==> inputs of build 3 <==
==> flow/design.v <==
module FAdd(
    input rst,
    input clk,
    input  [31:0]               a,
    input  [31:0]               b,
    output reg [31:0]           c,
    output reg [2:0]           state
);
    parameter NAN = 32'b01111111100000000000000000000001;  
    parameter ZERO = 32'b0;  
    wire a_s = a[31];
    wire b_s = b[31];
    wire [7:0] a_e = a[30:23];
    wire [7:0] b_e = b[30:23];
    wire [22:0] a_m = a[22:0];
    wire [22:0] b_m = b[22:0];
    wire a_e_max = a_e == 8'b11111111;
    wire b_e_max = b_e == 8'b11111111;
    wire a_e_min = a_e == 8'b0;
    wire b_e_min = b_e == 8'b0;
    wire a_m_min = a_m == 23'b0;
    wire b_m_min = b_m == 23'b0;
    wire a_inf = a_e_max & a_m_min;
    wire b_inf = b_e_max & b_m_min;
    wire a_nan = a_e_max & ~a_m_min;
    wire b_nan = b_e_max & ~b_m_min;
    wire a_zero = a_e_min & a_m_min;
    wire b_zero = b_e_min & b_m_min;
    wire a_denorm = a_e_min & ~a_m_min;
    wire b_denorm = b_e_min & ~b_m_min;
    wire inverse = (a_s ^ b_s) & (a_e == b_e) & (a_m == b_m);
    wire special_case = a_nan | b_nan | a_inf | b_inf | a_zero | b_zero | inverse;
    wire [31:0] special_output = (a_nan | b_nan) ? NAN :
    a_inf ? ((b_inf & (a_s ^ b_s)) ? NAN : a) :
    b_inf ? b :
    a_zero ? ((b_zero & (a_s ^ b_s) ? ZERO : b)) :
    b_zero ? a :
    inverse ? ZERO : 32'hffffffff;
    reg a_sign;
    reg b_sign;
    reg [26:0] a_add;
    reg [26:0] b_add;
    reg [7:0] a_exp;
    reg [7:0] b_exp;
    parameter READ = 3'd0,
    ALIGN = 3'd1,
    ADD = 3'd2,
    NORM = 3'd3,
    DENORM = 3'd4,
    ROUND = 3'd5,
    PACK = 3'd6,
    OUTPUT = 3'd7;
    reg c_sign;
    reg[27:0] c_add;
    reg[7:0] c_exp;
always @(posedge clk) begin
if (!rst) begin
    state <= READ;
end
else begin
case (state)
READ: begin
    a_sign <= a_s;
    b_sign <= b_s;
    a_add <= {~a_denorm, a_m, 3'b0};
    b_add <= {~b_denorm, b_m, 3'b0};
    a_exp <= a_denorm ? 8'b1 : a_e;
    b_exp <= b_denorm ? 8'b1 : b_e;
    c <= special_output;
    state <= special_case ? OUTPUT : ALIGN;
end
ALIGN: begin
    if (a_exp > b_exp) begin
        b_exp <= b_exp + 1;
        b_add <= b_add >> 1;
        b_add[0] <= b_add[0] | b_add[1];  
    end else if (a_exp < b_exp) begin
        a_exp <= a_exp + 1;
        a_add <= a_add >> 1;
        a_add[0] <= a_add[0] | a_add[1];
    end else begin
        state <= ADD;
    end
end
ADD: begin
    c_exp <= a_exp;
    if (a_sign == b_sign) begin
        c_add <= a_add + b_add;
        c_sign <= a_sign;
    end else if (a_add > b_add) begin
        c_add <= a_add - b_add;
        c_sign <= a_sign;
    end else begin
        c_add <= b_add - a_add;
        c_sign <= b_sign;
    end
    state <= NORM;
end
NORM: begin
    if (c_add[27]) begin  
        c_exp <= c_exp + 1;
        c_add <= c_add >> 1;
        c_add[0] <= c_add[0] | c_add[1];
    end else if (~c_add[26] & c_exp != 8'b0) begin  
        c_exp <= c_exp - 1;
        c_add <= c_add << 1;
    end else begin
        state <= DENORM;
    end
end
DENORM: begin
    if (c_exp == 8'b0) begin  
        c_exp <= c_exp + 1;
        c_add <= c_add >> 1;
        c_add[0] <= c_add[0] | c_add[1];
    end
    state <= ROUND;
end
ROUND: begin
    if (c_add[2] & (c_add[1] | c_add[0] | c_add[3])) begin
        c_add <= c_add + 4'b1000;
    end
    state <= PACK;
end
PACK: begin
    c[31] <= c_sign;
    c[22:0] <= c_add[25:3];
    if (c_exp == 8'b11111111) begin  
        c[30:0] <= {8'b11111111, 23'b0};
    end else if (c_add[27]) begin  
        c[30:23] <= c_exp + 1;
    end else if (~c_add[26]) begin  
        c[30:23] <= c_exp - 1;
    end else begin
        c[30:23] <= c_exp;
    end
    state <= OUTPUT;
end
OUTPUT: begin
end
endcase
end
end
endmodule
==> flow/run.sh <==
#!/bin/bash
# the make line also repeats each setting of config.mk as NAME=value (left out here)
make -C /OpenROAD-flow-scripts/flow DESIGN_CONFIG=/design/flow/config.mk WORK_HOME=/design/flow/orfs CLKGATE_MAP_FILE= finish
==> flow/config.mk <==
export PLATFORM = sky130hd
export DESIGN_NAME = FAdd
export DESIGN_NICKNAME = FAdd
export VERILOG_FILES = /design/flow/design.v
export SDC_FILE = /design/flow/constraint.sdc
export NUM_CORES = 4
export LEC_CHECK = 0
export ABC_AREA = 1
export CAP_MARGIN = 20
export CORE_ASPECT_RATIO = 0.5
export CORE_MARGIN = 2
export CORE_UTILIZATION = 72
export CTS_CLUSTER_DIAMETER = 394
export CTS_CLUSTER_SIZE = 98
export PLACE_DENSITY = 0.47
export SETUP_SLACK_MARGIN = 0.42
export SLEW_MARGIN = 20
export TNS_END_PERCENT = 5
==> flow/constraint.sdc <==
create_clock -name core_clock -period 1.97 [get_ports {clk}]
set_input_delay 0.3940 -clock core_clock [delete_from_list [all_inputs] [get_ports {clk}]]
set_output_delay 0.3940 -clock core_clock [all_outputs]
set_load 0.01 [all_outputs]
==> inputs of build 92, as changes to build 3 <==
==> flow/config.mk (replaced) <==
export PLATFORM = sky130hd
export DESIGN_NAME = FAdd
export DESIGN_NICKNAME = FAdd
export VERILOG_FILES = /design/flow/design.v
export SDC_FILE = /design/flow/constraint.sdc
export NUM_CORES = 4
export LEC_CHECK = 0
export CAP_MARGIN = 20
export CORE_ASPECT_RATIO = 0.84
export CORE_MARGIN = 2
export CORE_UTILIZATION = 40
export GPL_TIMING_DRIVEN = 0
export SLEW_MARGIN = 20
==> flow/constraint.sdc (replaced) <==
create_clock -name core_clock -period 10.0 [get_ports {clk}]
set_input_delay 2.0000 -clock core_clock [delete_from_list [all_inputs] [get_ports {clk}]]
set_output_delay 2.0000 -clock core_clock [all_outputs]
set_load 0.01 [all_outputs]
==> inputs of trial 76, as changes to build 3 <==
==> flow/config.mk (replaced) <==
export PLATFORM = sky130hd
export DESIGN_NAME = FAdd
export DESIGN_NICKNAME = FAdd
export VERILOG_FILES = /design/flow/design.v
export SDC_FILE = /design/flow/constraint.sdc
export NUM_CORES = 4
export LEC_CHECK = 0
export CAP_MARGIN = 20
export CORE_MARGIN = 2
export CORE_UTILIZATION = 69
export CTS_CLUSTER_DIAMETER = 27
export SETUP_SLACK_MARGIN = 0.92
export SLEW_MARGIN = 20
==> flow/constraint.sdc (replaced) <==
create_clock -name core_clock -period 3.29 [get_ports {clk}]
set_input_delay 0.6580 -clock core_clock [delete_from_list [all_inputs] [get_ports {clk}]]
set_output_delay 0.6580 -clock core_clock [all_outputs]
set_load 0.01 [all_outputs]
==> results <==
Summed instance area of the synthesized netlist: build 3 15600 µm²; build 92 13000 µm²; trial 76 13000 µm²
Mean cell area of the mapped netlist: build 3 6.21 µm²; build 92 8.45 µm²; trial 76 8.45 µm²
Number of cells in the design after placement: build 3 3332; build 92 2083; trial 76 1990
Run status: build 3 aborted with a tool error; build 92 no timing/DRC/antenna violations; trial 76 aborted with a tool error
Failing step: build 3 clock tree synthesis (4_1_cts); build 92 -; trial 76 global routing (5_1_grt)
Cell at the root of the clock tree: build 3 -; build 92 clkbuf_16; trial 76 clkbuf_16
Die area: build 3 23000 µm²; build 92 34100 µm²; trial 76 20000 µm²
Dpl hpwl: build 3 60200 µm; build 92 43000 µm; trial 76 36300 µm
Syn Nets: build 3 2679; build 92 1707; trial 76 1707
Effective utilization at floorplan: build 3 0.727; build 92 0.407; trial 76 0.699
Distinct cell type count of the synthesized netlist: build 3 49; build 92 80; trial 76 80
Core Region: build 3 21500 µm²; build 92 32100 µm²; trial 76 18600 µm²
H-tree levels: build 3 -; build 92 4; trial 76 4
Yosys Chip Area: build 3 15600 µm²; build 92 13000 µm²; trial 76 13000 µm²
Overall die width: build 3 212 µm; build 92 201 µm; trial 76 141 µm
Register share after synthesis: build 3 0.275; build 92 0.329; trial 76 0.329
Fa+ha+maj area frac: build 3 0.0807; build 92 0.0967; trial 76 0.0967
Synthesized instance count: build 3 2514; build 92 1542; trial 76 1542
Yosys cell count: build 3 2514; build 92 1542; trial 76 1542
Placed instance area: build 3 20600 µm²; build 92 14700 µm²; trial 76 15900 µm²
Post-CTS setup buffer count: build 3 -; build 92 0; trial 76 44
Hold_buf cts: build 3 -; build 92 0; trial 76 0
Share of synthesized area spent on multiplexers: build 3 0; build 92 0.0181; trial 76 0.0181
CTS max path bufs: build 3 -; build 92 2; trial 76 2
Die span in y: build 3 108 µm; build 92 169 µm; trial 76 141 µm
Worst-case setup slack after placement: build 3 -0.939 ns; build 92 4.46 ns; trial 76 -0.236 ns
Number of rows in the core area: build 3 38; build 92 60; trial 76 50
